## DiscriminantCalculator
module DiscriminantCalculator(
    input signed [31:0] SphereX,
    input signed [31:0] SphereY,
    input signed [31:0] SphereZ,
    input [31:0] SphereRadius,
    input signed [31:0] RayStartX,
    input signed [31:0] RayStartY,
    input signed [31:0] RayStartZ,
    input signed [31:0] RayDirX,
    input signed [31:0] RayDirY,
    input signed [31:0] RayDirZ,
    output signed [31:0] Discriminant,
    output signed [31:0] B_out,
    output QuickIntersects,
    input CLK,
    input aresetn,
    input InputValid,
    output InputReady,
    output OutputReady
    );
    parameter waiting = 2'b00;
    parameter reading = 2'b01;
    parameter process = 2'b10;
    parameter process2 = 2'b11;
    logic [1:0] nextState;
    logic [1:0] state;
    logic signed [31:0] dx;
    logic signed [31:0] dy;
    logic signed [31:0] dz;
    logic signed [31:0] discriminant;
    logic signed [31:0] A;
    logic signed [31:0] B;
    logic signed [31:0] C;
  ...
Settings: LEC_CHECK=0, ABC_AREA=1, CAP_MARGIN=20, CORE_ASPECT_RATIO=0.5, CORE_MARGIN=2, CORE_UTILIZATION=72, CTS_CLUSTER_DIAMETER=376, CTS_CLUSTER_SIZE=98, HOLD_SLACK_MARGIN=-0.1, PLACE_DENSITY=0.39, SETUP_SLACK_MARGIN=-0.2, SLEW_MARGIN=20, TNS_END_PERCENT=5; clock period 6.61 ns.
run.sh (not shown) runs the stock make flow with config.mk's settings and CLKGATE_MAP_FILE=.
The first run did not get past global routing on ODB-0269.
Change:
==> flow/config.mk (replaced) <==
export PLATFORM = sky130hd
export DESIGN_NAME = DiscriminantCalculator
export DESIGN_NICKNAME = DiscriminantCalculator
export VERILOG_FILES = /design/flow/design.v
export SDC_FILE = /design/flow/constraint.sdc
export NUM_CORES = 4
export LEC_CHECK = 0
export CAP_MARGIN = 20
export CORE_MARGIN = 2
export CORE_UTILIZATION = 56
export SLEW_MARGIN = 20
==> flow/constraint.sdc (replaced) <==
create_clock -name core_clock -period 7.57 [get_ports {CLK}]
set_input_delay 1.5140 -clock core_clock [delete_from_list [all_inputs] [get_ports {CLK}]]
set_output_delay 1.5140 -clock core_clock [all_outputs]
set_load 0.01 [all_outputs]
The changed run reached the layout checks and failed them: negative setup slack.
Synthesized area is lower by 4.5%.
Die size went up by 22%.
Synthesized cell count shrinks by 16%.

---

The RTL this note starts from:
==> flow/design.v <==
`timescale 1ns / 1ps
module DiscriminantCalculator(
    input signed [31:0] SphereX,
    input signed [31:0] SphereY,
    input signed [31:0] SphereZ,
    input [31:0] SphereRadius,
    input signed [31:0] RayStartX,
    input signed [31:0] RayStartY,
    input signed [31:0] RayStartZ,
    input signed [31:0] RayDirX,
    input signed [31:0] RayDirY,
    input signed [31:0] RayDirZ,
    output signed [31:0] Discriminant,
    output signed [31:0] B_out,
    output QuickIntersects,
    input CLK,
    input aresetn,
    input InputValid,
    output InputReady,
    output OutputReady
    );
    parameter waiting = 2'b00;
    parameter reading = 2'b01;
    parameter process = 2'b10;
    parameter process2 = 2'b11;
    logic [1:0] nextState;
    logic [1:0] state;
    logic signed [31:0] dx;
    logic signed [31:0] dy;
    logic signed [31:0] dz;
    logic signed [31:0] discriminant;
    logic signed [31:0] A;
    logic signed [31:0] B;
    logic signed [31:0] C;
    logic signed [31:0] distX;
    logic signed [31:0] distY;
    logic signed [31:0] distZ;
    logic [31:0] sphereRadiusSquared;
    assign InputReady = (state == waiting);
    assign OutputReady = (state == process2);
    assign Discriminant = discriminant;
    assign B_out = B;
    assign QuickIntersects = (discriminant > 0);
    always_ff@(posedge CLK) begin
        if (aresetn == 1'b0) begin
            state <= waiting;
        end else begin
            state <= nextState;
        end
        if (nextState == reading) begin
            dx <= RayDirX;
            dy <= RayDirY;
            dz <= RayDirZ;
            distX <= RayStartX - SphereX;
            distY <= RayStartY - SphereY;
            distZ <= RayStartZ - SphereZ;
            sphereRadiusSquared <= SphereRadius * SphereRadius;
            A <= RayDirX * RayDirX + RayDirY * RayDirY + RayDirZ * RayDirZ;
        end else if (nextState == process) begin
            B <= (dx * distX + dy * distY + dz * distZ) << 1;
            C <= (distX * distX + distY * distY + distZ * distZ) - sphereRadiusSquared;
        end else if (nextState == process2) begin
            discriminant <= B * B - 4 * A * C;
        end         
    end
    always_comb begin
        case (state) 
        waiting:
            if (InputValid) begin
                nextState = reading;
            end else begin
                nextState = waiting;
            end            
        reading:
            nextState = process;
        process:
            nextState = process2;
        process2:
            nextState = waiting;
        endcase
    end
endmodule
make LEC_CHECK=0 CAP_MARGIN=30 CORE_MARGIN=2 CORE_UTILIZATION=72 CTS_CLUSTER_SIZE=43 HOLD_SLACK_MARGIN=0.25 SETUP_SLACK_MARGIN=-0.55 SLEW_MARGIN=20 finish   # period 7.43 ns
The first run finished but failed the layout checks on setup timing.
Next try:
- ABC_AREA: not set -> 1
- CAP_MARGIN: 30 -> 20
- CORE_ASPECT_RATIO: not set -> 0.5
- CTS_CLUSTER_DIAMETER: not set -> 376
- CTS_CLUSTER_SIZE: 43 -> 98
- HOLD_SLACK_MARGIN: 0.25 -> not set
- PLACE_DENSITY: not set -> 0.42
- SETUP_SLACK_MARGIN: -0.55 -> not set
- TNS_END_PERCENT: not set -> 5
- clock period: 7.43 -> 6.61 ns (I/O delays scaled with it)
After rerunning:
- With this change the flow failed in global routing (5_1_grt) on GRT-0232
- area after synthesis goes up by a few percent
- die size goes up by a few percent
- synthesized cell count goes up by about a fifth
Next try:
- ABC_AREA: 1 -> not set
- CAP_MARGIN: 20 -> 35
- CORE_ASPECT_RATIO: 0.5 -> not set
- CTS_CLUSTER_DIAMETER: 376 -> not set
- CTS_CLUSTER_SIZE: 98 -> not set
- HOLD_SLACK_MARGIN: not set -> 0.3
- PLACE_DENSITY: 0.42 -> 0.67
- SETUP_SLACK_MARGIN: not set -> -0.52
- TNS_END_PERCENT: 5 -> not set
- clock period: 6.61 -> 7.31 ns (I/O delays scaled with it)
Outcome:
- The changed run completed, yet does not pass: setup timing
- die size shrinks by 4.6%
- synthesized area shrinks by 4.5%
- synthesized cell count shrinks by 16%
Next try:
- ABC_AREA: not set -> 1
- CAP_MARGIN: 35 -> 20
- CTS_CLUSTER_DIAMETER: not set -> 201
- CTS_CLUSTER_SIZE: not set -> 76
- HOLD_SLACK_MARGIN: 0.3 -> not set
- PLACE_DENSITY: 0.67 -> 0.35
- SETUP_SLACK_MARGIN: -0.52 -> 0.75
- clock period: 7.31 -> 2.77 ns (I/O delays scaled with it)
With this change the flow did not get past global routing (5_1_grt) (GRT-0232).
Die size climbs by 4.7%.
Synthesized area climbs by 4.7%.
Synthesized cell count climbs by 19%.
Next try:
- ABC_AREA: 1 -> not set
- CORE_UTILIZATION: 72 -> 40
- CTS_CLUSTER_DIAMETER: 201 -> not set
- CTS_CLUSTER_SIZE: 76 -> not set
- PLACE_DENSITY: 0.35 -> not set
- SETUP_SLACK_MARGIN: 0.75 -> not set
- clock period: 2.77 -> 11.0 ns (I/O delays scaled with it)
What happened: The changed run completed with no timing, DRC or antenna violations. Area after synthesis goes down by 4.5%. Die size increases by 71%. Synthesized cell count drops by 16%.

---

Starts from the design.v that is shown in full above.
Settings: LEC_CHECK=0, CAP_MARGIN=20, CORE_MARGIN=2, CORE_UTILIZATION=65, SLEW_MARGIN=20; clock period 10.5 ns.
Rerun with:
- CORE_UTILIZATION: 65 -> 72
- HOLD_SLACK_MARGIN: not set -> 0.25
- SETUP_SLACK_MARGIN: not set -> -0.48
- clock period: 10.5 -> 7.01 ns (I/O delays scaled with it)
=>
- The changed run completed and failed the layout checks on negative setup slack
- first-iteration DRC count rose by well over a third
- hold slack stays flat
Rerun with:
- CORE_UTILIZATION: 72 -> 40
- CTS_CLUSTER_DIAMETER: not set -> 151
- CTS_CLUSTER_SIZE: not set -> 16
- HOLD_SLACK_MARGIN: 0.25 -> not set
- SETUP_SLACK_MARGIN: -0.48 -> not set
- TNS_END_PERCENT: not set -> 15
- clock period: 7.01 -> 11.0 ns (I/O delays scaled with it)
=>
- Now the flow finished with timing, DRC and antenna clean
- hold slack gets better by 0.0047 ns
- register-to-register slack improved by 2.7 ns
- wire length came out lower by 13%
Rerun with:
- CORE_UTILIZATION: 40 -> 71
- CTS_CLUSTER_DIAMETER: 151 -> not set
- CTS_CLUSTER_SIZE: 16 -> 43
- HOLD_SLACK_MARGIN: not set -> 0.25
- TNS_END_PERCENT: 15 -> not set
- clock period: 11.0 -> 7.43 ns (I/O delays scaled with it)
Now the flow completed and failed the layout checks on negative setup slack.
Worst setup slack loses 2.2 ns.
Design area grows by about 11%.
Core utilization grows by 42 points.
Cell count shrinks by about 1.3%.
Via count grows by about 16%.
Non-clock buffer count grows by 2148.
Synthesized area stays the same.
Routed wire length grows by about 16%.
Register-to-register slack loses 2.4 ns.

---

run 1:
RTL: the design.v shown in full above, as it stands there.
export LEC_CHECK = 0
export CAP_MARGIN = 20
export CORE_MARGIN = 2
export CORE_UTILIZATION = 72
export HOLD_SLACK_MARGIN = -0.07
export PLACE_DENSITY = 0.67
export SETUP_SLACK_MARGIN = -0.52
export SLEW_MARGIN = 20
create_clock -name core_clock -period 7.31 [get_ports {CLK}]
In run 1 the implementation ran to completion but is not tape-out ready, as the final checks report negative setup slack.
### run 1 -> run 2
--- a/flow/config.mk
+++ b/flow/config.mk
@@ -7,2 +7,3 @@
 export LEC_CHECK = 0
+export ABC_AREA = 0
 export CAP_MARGIN = 20
@@ -10,5 +11,5 @@
 export CORE_UTILIZATION = 72
-export HOLD_SLACK_MARGIN = -0.07
+export HOLD_SLACK_MARGIN = -0.08
 export PLACE_DENSITY = 0.67
-export SETUP_SLACK_MARGIN = -0.52
+export SETUP_SLACK_MARGIN = 1.8
 export SLEW_MARGIN = 20
==> flow/constraint.sdc <==
create_clock -name core_clock -period 11.0 [get_ports {CLK}]
set_input_delay 2.2000 -clock core_clock [delete_from_list [all_inputs] [get_ports {CLK}]]
set_output_delay 2.2000 -clock core_clock [all_outputs]
set_load 0.01 [all_outputs]
--- outcome ---
- Against run 1, run 2 reports a area growth from synthesis to layout that is lower.
- Run 2 finished all stages; the layout is clean.
- Compared with run 1, run 2 improves final design instance area without fill.
- Run 1 ended up with more cell instances than run 2 did.
Input-level comparison between run 3 and run 2:
--- a/flow/config.mk
+++ b/flow/config.mk
@@ -7,3 +7,2 @@
 export LEC_CHECK = 0
-export ABC_AREA = 0
 export CAP_MARGIN = 20
@@ -11,5 +10,4 @@
 export CORE_UTILIZATION = 72
-export HOLD_SLACK_MARGIN = -0.08
-export PLACE_DENSITY = 0.67
-export SETUP_SLACK_MARGIN = 1.8
+export HOLD_SLACK_MARGIN = -0.09
+export SETUP_SLACK_MARGIN = -0.48
 export SLEW_MARGIN = 20
==> flow/constraint.sdc <==
create_clock -name core_clock -period 7.44 [get_ports {CLK}]
set_input_delay 1.4880 -clock core_clock [delete_from_list [all_inputs] [get_ports {CLK}]]
set_output_delay 1.4880 -clock core_clock [all_outputs]
set_load 0.01 [all_outputs]
--- outcome ---
Run 3 completed end to end; final checks failed (negative setup slack).
Any difference in number of vias per cell between run 3 and run 2 is small enough to ignore.
Per the comparison of run 3 with run 2, remaining max-slew budget at the tightest pin rose by 18 points, synthesis-to-layout area growth rose by 8.5 points.
Routed wire in run 3 totals more than in run 2.
For run 2, the launch point of the worst path was RayDirZ[3], unlike run 3, where it was distZ[2].
Input-level comparison between run 4 and run 3:
--- a/flow/config.mk
+++ b/flow/config.mk
@@ -7,2 +7,3 @@
 export LEC_CHECK = 0
+export ABC_AREA = 0
 export CAP_MARGIN = 20
@@ -10,4 +11,6 @@
 export CORE_UTILIZATION = 72
-export HOLD_SLACK_MARGIN = -0.09
-export SETUP_SLACK_MARGIN = -0.48
+export HOLD_SLACK_MARGIN = -0.08
+export PLACE_DENSITY = 0.67
+export SETUP_SLACK_MARGIN = 3.21
 export SLEW_MARGIN = 20
+export TNS_END_PERCENT = 5
==> flow/constraint.sdc <==
create_clock -name core_clock -period 11.0 [get_ports {CLK}]
set_input_delay 2.2000 -clock core_clock [delete_from_list [all_inputs] [get_ports {CLK}]]
set_output_delay 2.2000 -clock core_clock [all_outputs]
set_load 0.01 [all_outputs]
- Run 4 reached the final stage; the timing, DRC and antenna checks on its layout passed.
- Looking at run 4 and run 3, the clock distribution area overhead in the final layout is a wash.
- Run 4 leaves more setup margin than run 3.
- Number of ordinary and repair buffers in the finished layout in run 4 vs run 3: down 1724
- Post-route core utilization ends up higher on run 3.
- Taking run 3 as the reference point, the number of diodes of run 4 rises by 8.
- Comparing peak fanout along the critical path for run 4 and run 3, the smaller number came from run 4.
- Cell count along the critical path ends up lower on run 4.
## Diff of input files: run 5 against run 4
--- a/flow/config.mk
+++ b/flow/config.mk
@@ -7,10 +7,5 @@
 export LEC_CHECK = 0
-export ABC_AREA = 0
 export CAP_MARGIN = 20
 export CORE_MARGIN = 2
-export CORE_UTILIZATION = 72
-export HOLD_SLACK_MARGIN = -0.08
-export PLACE_DENSITY = 0.67
-export SETUP_SLACK_MARGIN = 3.21
+export CORE_UTILIZATION = 40
 export SLEW_MARGIN = 20
-export TNS_END_PERCENT = 5
==> flow/constraint.sdc <==
create_clock -name core_clock -period 10.5 [get_ports {CLK}]
set_input_delay 2.1000 -clock core_clock [delete_from_list [all_inputs] [get_ports {CLK}]]
set_output_delay 2.1000 -clock core_clock [all_outputs]
set_load 0.01 [all_outputs]
[summary]
Of run 4 and run 5, the higher slew at the pin closest to its max-slew limit belongs to run 4.
After detailed routing, run 4 needs more wire than run 5.
Diff run 5..run 4 | wire length of the first global-routing pass | negligible
Sort run 4 and run 5 by part of the cycle the worst path needs, ascending, and run 4 comes first.
Run comparison: run 5 worst setup path startpoint RayDirZ[12]; run 4 worst setup path startpoint RayDirZ[10]
Looking at worst reg-to-reg path cell count, run 5 sits 1 above run 4.
Run 5 ended up with a higher total length of routed met2 wires than run 4 did.

---

== run A ==
Starts from the design.v that is shown in full above.
export LEC_CHECK = 0
export CAP_MARGIN = 25
export CELL_PAD_IN_SITES_GLOBAL_PLACEMENT = 1
export CORE_ASPECT_RATIO = 1.33
export CORE_MARGIN = 3
export CORE_UTILIZATION = 68
export CTS_CLUSTER_DIAMETER = 166
export CTS_CLUSTER_SIZE = 17
export GPL_ROUTABILITY_DRIVEN = 0
export GPL_TIMING_DRIVEN = 1
export MAX_ROUTING_LAYER = met5
export PLACE_DENSITY_LB_ADDON = 0.24
export SETUP_SLACK_MARGIN = 2.46
export SLEW_MARGIN = 10
export TNS_END_PERCENT = 30
create_clock -name core_clock -period 9.55 [get_ports {CLK}]
Every stage of the flow completed for run A, and the final layout passed the timing, DRC and antenna checks.
What run P does differently from run A at the input level:
==> flow/config.mk <==
export PLATFORM = sky130hd
export DESIGN_NAME = DiscriminantCalculator
export DESIGN_NICKNAME = DiscriminantCalculator
export VERILOG_FILES = /design/flow/design.v
export SDC_FILE = /design/flow/constraint.sdc
export NUM_CORES = 4
export LEC_CHECK = 0
export CAP_MARGIN = 20
export CORE_ASPECT_RATIO = 0.68
export CORE_MARGIN = 2
export CORE_UTILIZATION = 72
export CTS_CLUSTER_DIAMETER = 77
export GPL_TIMING_DRIVEN = 1
export HOLD_SLACK_MARGIN = -0.08
export MAX_ROUTING_LAYER = met5
export PLACE_DENSITY = 0.35
export SETUP_SLACK_MARGIN = 2.24
export SLEW_MARGIN = 20
export TNS_END_PERCENT = 80
==> flow/constraint.sdc <==
create_clock -name core_clock -period 7.52 [get_ports {CLK}]
set_input_delay 1.5040 -clock core_clock [delete_from_list [all_inputs] [get_ports {CLK}]]
set_output_delay 1.5040 -clock core_clock [all_outputs]
set_load 0.01 [all_outputs]
Notes after the runs:
Cell count: run P higher than run A
Run P against run A: vertical die size moved down; flip-flop and latch share of the layout cell area moved down.
A origin of the worst setup path of distZ[2]$_DFFE_PN_ is what run P shows, while distZ[4]$_DFFE_PN_ belongs to run A.
Run P: final non-filler cell area higher than run A
Non-clock buffer count (run A / run P): 0.66
Although run P finished all stages, its layout failed final checks on negative setup slack.
Length of routed met2 wiring shrinks by more than 10% when moving from run A to run P.
Summary of run P over run A: combined buffer and inverter count along the critical path up 2, setup slack lost 2.14 ns, number of endpoints failing setup at the final stage climbed 83, post-synth tally of flip-flops with integrated enable comparable.
Sort run P and run A by maximum clock frequency, ascending, and run P comes first.
